==> flow/design.v (excerpt) <==
module router_top(input clock, resetn, read_enb_0, read_enb_1, read_enb_2, pkt_valid,
                  input [7:0] data_in, output [7:0] data_out_0, data_out_1, data_out_2,
                  output valid_out_0, valid_out_1, valid_out_2, error, busy);
wire parity_done,detect_add;
wire ld_state, laf_state, full_state, write_enb_reg, rst_int_reg, lfd_state;
wire [2:0] fifo_empty, full,w_enb, write_enb, soft_reset_temp;
wire fifo_full,low_pkt_valid,soft_reset_0,soft_reset_1,soft_reset_2;
wire [7:0] dout;
wire read_enb_temp[2:0];
wire [7:0] data_out_temp[2:0];
assign soft_reset_temp[0] = soft_reset_0;
assign soft_reset_temp[1] = soft_reset_1;
assign soft_reset_temp[2] = soft_reset_2;
assign read_enb_temp[0] = read_enb_0;
assign read_enb_temp[1] = read_enb_1;
assign read_enb_temp[2] = read_enb_2;
assign data_out_0 = data_out_temp[0];
assign data_out_1 = data_out_temp[1];
assign data_out_2 = data_out_temp[2];
router_fsm dut1(.clock(clock),
                .resetn(resetn),
                .pkt_valid(pkt_valid),
                .parity_done(parity_done),
                .soft_reset_0(soft_reset_0),
  ...
Size in the first run: about 850 flip-flops, about 43 I/O pins, roughly 34000 um^2 of cells after synthesis.
clock: 2.14 ns
lec_check: 0
cap_margin: 20
core_margin: 2
core_utilization: 72
cts_cluster_diameter: 394
cts_cluster_size: 15
place_density_lb_addon: 0.04
setup_slack_margin: -0.21
slew_margin: 40
run.sh (not shown) runs the stock make flow with config.mk's settings and CLKGATE_MAP_FILE=.
The starting point reached the layout checks and failed them: negative setup slack.
Then changed:
Settings changed: CTS_CLUSTER_DIAMETER 394 to not set, CTS_CLUSTER_SIZE 15 to 14, PLACE_DENSITY_LB_ADDON 0.04 to not set, SETUP_SLACK_MARGIN -0.21 to -0.2, SLEW_MARGIN 40 to 20.
Clock period 2.14 ns to 2.08 ns, I/O delays scaled along.
After rerunning:
- The new run completed and failed the layout checks on negative setup slack
- cell area grows by about 5.6%
- utilization is higher by 4.8 points
- sequential power rose by about 4%
- setup slack degrades by 0.33 ns
- power goes up by 18%
- clock-buffer cell count shrinks by 9
- global-route usage went up by 4.7 points
- non-clock buffer count went up by 71
- first-iteration DRC count goes up by 43%
- die area is unchanged
Then changed:
Settings changed: CELL_PAD_IN_SITES_DETAIL_PLACEMENT set to 0, CELL_PAD_IN_SITES_GLOBAL_PLACEMENT set to 0, CORE_UTILIZATION 72 to 70, CTS_CLUSTER_DIAMETER set to 393, CTS_CLUSTER_SIZE 14 to 22, GPL_ROUTABILITY_DRIVEN set to 0, SETUP_SLACK_MARGIN -0.2 to 0.55, SLEW_MARGIN 20 to 40.
After rerunning: The changed run completed, yet does not pass: negative setup slack; routed wire length falls by 8.0%; global-route usage falls by 2.6 points; fmax rises by 3.3%.

* * *

router_top again, from the RTL that the note above started with.
Settings: LEC_CHECK=0, CAP_MARGIN=20, CELL_PAD_IN_SITES_DETAIL_PLACEMENT=2, CORE_ASPECT_RATIO=1.35, CORE_MARGIN=3, CORE_UTILIZATION=72, CTS_CLUSTER_SIZE=21, GPL_TIMING_DRIVEN=1, HOLD_SLACK_MARGIN=-0.07, MAX_ROUTING_LAYER=met4, MIN_ROUTING_LAYER=met2, PLACE_DENSITY_LB_ADDON=0.12, SETUP_SLACK_MARGIN=-0.15, SLEW_MARGIN=20; clock period 5.75 ns.
The baseline did not get past 3_5_place_dp.
Edit:
==> flow/config.mk (replaced) <==
export PLATFORM = sky130hd
export DESIGN_NAME = router_top
export DESIGN_NICKNAME = router_top
export VERILOG_FILES = /design/flow/design.v
export SDC_FILE = /design/flow/constraint.sdc
export NUM_CORES = 4
export LEC_CHECK = 0
export CAP_MARGIN = 20
export CORE_MARGIN = 2
export CORE_UTILIZATION = 16
export SLEW_MARGIN = 20
==> flow/constraint.sdc (replaced) <==
create_clock -name core_clock -period 3.75 [get_ports {clock}]
set_input_delay 0.7500 -clock core_clock [delete_from_list [all_inputs] [get_ports {clock}]]
set_output_delay 0.7500 -clock core_clock [all_outputs]
set_load 0.01 [all_outputs]
The changed run finished clean. Die size came out higher to 4.3 times its value. Area after synthesis stays the same. Synthesized cell count is unchanged.
Edit:
--- a/flow/config.mk
+++ b/flow/config.mk
@@ -8,4 +8,7 @@
 export CAP_MARGIN = 20
 export CORE_MARGIN = 2
-export CORE_UTILIZATION = 16
+export CORE_UTILIZATION = 72
+export CTS_CLUSTER_SIZE = 14
+export PLACE_DENSITY_LB_ADDON = 0.05
+export SETUP_SLACK_MARGIN = 0.73
 export SLEW_MARGIN = 20
==> flow/constraint.sdc (replaced) <==
create_clock -name core_clock -period 2.87 [get_ports {clock}]
set_input_delay 0.5740 -clock core_clock [delete_from_list [all_inputs] [get_ports {clock}]]
set_output_delay 0.5740 -clock core_clock [all_outputs]
set_load 0.01 [all_outputs]
=> With this change the flow completed, yet does not pass: setup timing. Cell area came out higher by a few percent. Final cell count goes down by well over a third. First-iteration DRC count grows to 3.2 times its value. Total power rises by well over a third. Synthesized area does not change.
Edit:
--- a/flow/config.mk
+++ b/flow/config.mk
@@ -9,6 +9,4 @@
 export CORE_MARGIN = 2
 export CORE_UTILIZATION = 72
-export CTS_CLUSTER_SIZE = 14
-export PLACE_DENSITY_LB_ADDON = 0.05
-export SETUP_SLACK_MARGIN = 0.73
+export SETUP_SLACK_MARGIN = -0.16
 export SLEW_MARGIN = 20
==> flow/constraint.sdc (replaced) <==
create_clock -name core_clock -period 2.08 [get_ports {clock}]
set_input_delay 0.4160 -clock core_clock [delete_from_list [all_inputs] [get_ports {clock}]]
set_output_delay 0.4160 -clock core_clock [all_outputs]
set_load 0.01 [all_outputs]
Effect: The changed run ran to the end with violations: setup timing. Fmax increases by 27%. Final area decreases by 1.9%. Via count decreases by 5.9%.

* * *

router_top again, from the RTL that the note above started with.
Settings: LEC_CHECK=0, CAP_MARGIN=20, CORE_MARGIN=2, CORE_UTILIZATION=72, CTS_CLUSTER_DIAMETER=394, CTS_CLUSTER_SIZE=15, PLACE_DENSITY_LB_ADDON=0.04, SETUP_SLACK_MARGIN=-0.21, SLEW_MARGIN=40; clock period 2.16 ns.
The baseline ran to the end with violations: negative setup slack.
Change:
Settings changed: CORE_UTILIZATION 72 to 55, CTS_CLUSTER_DIAMETER 394 to unset, CTS_CLUSTER_SIZE 15 to unset, PLACE_DENSITY_LB_ADDON 0.04 to 0.0, SETUP_SLACK_MARGIN -0.21 to unset, SLEW_MARGIN 40 to 20.
Clock period 2.16 ns to 3.49 ns, I/O delays scaled along.
The new run completed without violations.
Die size went up by 30%.
Area after synthesis is unchanged.
Power went down by about 40%.
Routed wire length went down by 16%.
Non-clock buffer count went down by 227.
Sequential share of layout area went up by 2.2 points.
Core utilization went down by 22 points.
Change:
Settings changed: CORE_ASPECT_RATIO set to 0.5, CORE_UTILIZATION 55 to 62, TNS_END_PERCENT set to 10.
After rerunning: Power went down by a few percent; core utilization went up by 7.5 points; wire length went down by a few percent; via count went down slightly; maximum frequency went down by a few percent; combinational power went down slightly.
Change:
Settings changed: CORE_ASPECT_RATIO 0.5 to unset, CORE_UTILIZATION 62 to 70, PLACE_DENSITY_LB_ADDON 0.0 to unset, SETUP_SLACK_MARGIN set to -0.16, TNS_END_PERCENT 10 to unset.
Clock period 3.49 ns to 2.08 ns, I/O delays scaled along.
Effect:
- The changed run produced a layout that fails on negative setup slack
- clock-buffer cell count came out higher by 9
- worst hold slack gets worse by 190 ps
- register-to-register slack got worse by 810 ps
- synthesized area does not change

* * *

router_top again, from the RTL that the note above started with.
Settings: LEC_CHECK=0, CAP_MARGIN=20, CORE_MARGIN=2, CORE_UTILIZATION=70, SETUP_SLACK_MARGIN=0.55, SLEW_MARGIN=20; clock period 2.08 ns.
The first run completed, yet does not pass: negative setup slack.
Next try:
--- a/flow/config.mk
+++ b/flow/config.mk
@@ -9,4 +9,5 @@
 export CORE_MARGIN = 2
-export CORE_UTILIZATION = 70
-export SETUP_SLACK_MARGIN = 0.55
+export CORE_UTILIZATION = 72
+export CTS_CLUSTER_SIZE = 14
+export SETUP_SLACK_MARGIN = -0.21
 export SLEW_MARGIN = 20
The changed run completed, yet does not pass: negative setup slack.
Hold slack got worse by 0.19 ns.
Wire length came out lower by 27%.
Sequential share of layout area came out higher by 5.0 points.
Count of clock-buffer cells in the layout came out higher by 1.
Synthesized cell count does not change.
Clock skew came out lower by 0.014 ns.
Next try:
--- a/flow/config.mk
+++ b/flow/config.mk
@@ -10,4 +10,5 @@
 export CORE_UTILIZATION = 72
-export CTS_CLUSTER_SIZE = 14
-export SETUP_SLACK_MARGIN = -0.21
+export CTS_CLUSTER_SIZE = 69
+export PLACE_DENSITY_LB_ADDON = 0.0
+export SETUP_SLACK_MARGIN = -0.16
 export SLEW_MARGIN = 20
After rerunning:
- The new run completed and failed the layout checks on negative setup slack
- wire length rose by 15%
- via count grows by about 6.5%
- fmax is about the same
- global-route usage went up by 5.6 points
- setup slack gets worse by 0.0043 ns
- power is higher by about 6.5%
- area after synthesis stays the same
- first-iteration DRC count goes up by about 12%
- synthesized cell count is unchanged
- sequential power is about the same

* * *

== run 1 ==
router_top again, from the RTL that the note above started with.
Design router_top, start of the top module:
module router_top(input clock, resetn, read_enb_0, read_enb_1, read_enb_2, pkt_valid,
                  input [7:0] data_in, output [7:0] data_out_0, data_out_1, data_out_2,
                  output valid_out_0, valid_out_1, valid_out_2, error, busy);
==> flow/config.mk <==
export PLATFORM = sky130hd
export DESIGN_NAME = router_top
export DESIGN_NICKNAME = router_top
export VERILOG_FILES = /design/flow/design.v
export SDC_FILE = /design/flow/constraint.sdc
export NUM_CORES = 4
export LEC_CHECK = 0
export CAP_MARGIN = 20
export CELL_PAD_IN_SITES_DETAIL_PLACEMENT = 2
export CORE_ASPECT_RATIO = 1.35
export CORE_MARGIN = 2
export CORE_UTILIZATION = 40
export CTS_CLUSTER_SIZE = 38
export GPL_TIMING_DRIVEN = 0
export MAX_ROUTING_LAYER = met4
export SLEW_MARGIN = 20
==> flow/constraint.sdc <==
create_clock -name core_clock -period 5.0 [get_ports {clock}]
set_input_delay 1.0000 -clock core_clock [delete_from_list [all_inputs] [get_ports {clock}]]
set_output_delay 1.0000 -clock core_clock [all_outputs]
set_load 0.01 [all_outputs]
Modified inputs, run 2 compared to run 1
diff --git a/flow/config.mk b/flow/config.mk
--- a/flow/config.mk
+++ b/flow/config.mk
@@ -12,2 +12,2 @@
-export CORE_UTILIZATION = 40
-export CTS_CLUSTER_SIZE = 38
+export CORE_UTILIZATION = 72
+export CTS_CLUSTER_SIZE = 21
@@ -15,0 +16,3 @@
+export MIN_ROUTING_LAYER = met2
+export PLACE_DENSITY_LB_ADDON = 0.12
+export SETUP_SLACK_MARGIN = -0.15
==> flow/constraint.sdc <==
create_clock -name core_clock -period 5.75 [get_ports {clock}]
set_input_delay 1.1500 -clock core_clock [delete_from_list [all_inputs] [get_ports {clock}]]
set_output_delay 1.1500 -clock core_clock [all_outputs]
set_load 0.01 [all_outputs]
Results
Reported for run 1 and run 2, synthesized cell count turned out identical to the last digit.
Reported for run 1 and run 2, area reported by Yosys stat turned out identical to the last digit.
As of run 2, placeable core region had fallen by more than a quarter compared to run 1.
Per the comparison of run 2 with run 1, post-synthesis adder-cell area fraction shows no meaningful change; sequential element share of the synthesized area shows no meaningful change; global placement routability congestion shows an increase of 20%; distinct cell type count after synthesis shows no meaningful change; initial core utilization shows an increase of 32 points.
From run 2 to run 1, number of flip-flops and latches in the synthesized netlist did not move at all.
Summary — total die size, run 2 relative to run 1: lower, by 44%.
Status: run 2 FAILED at detailed placement (3_5_place_dp) (tool error)
[inputs] run 3 vs run 2
diff --git a/flow/config.mk b/flow/config.mk
--- a/flow/config.mk
+++ b/flow/config.mk
@@ -11 +11 @@
-export CORE_MARGIN = 2
+export CORE_MARGIN = 3
@@ -14 +14,2 @@
-export GPL_TIMING_DRIVEN = 0
+export GPL_TIMING_DRIVEN = 1
+export HOLD_SLACK_MARGIN = -0.07
@@ -17,2 +18 @@
-export PLACE_DENSITY_LB_ADDON = 0.12
-export SETUP_SLACK_MARGIN = -0.15
+export PLACE_DENSITY = 0.68
Findings:
Die size is lower on run 2. Status: run 3 FAILED at detailed placement (3_5_place_dp) (tool error). Looking at run 3 and run 2, the synthesized netlist cell count is a wash. STATUS standard cell core area: run 3 wins against run 2. Comparing run 3 against run 2, there is no change at all in synthesized chip area reported by yosys. Run 3 vs. run 2: row count went down by 1. Diff run 2 -> run 3 | count of input and output buffers | increase of 2. Run 3 vs run 2 — initial cell density of the core rose 0.79 points. Going from run 2 to run 3, the die height was found to have gone up by 0.78%.
No activity file was given, so power comes from the tool's default toggle rates.
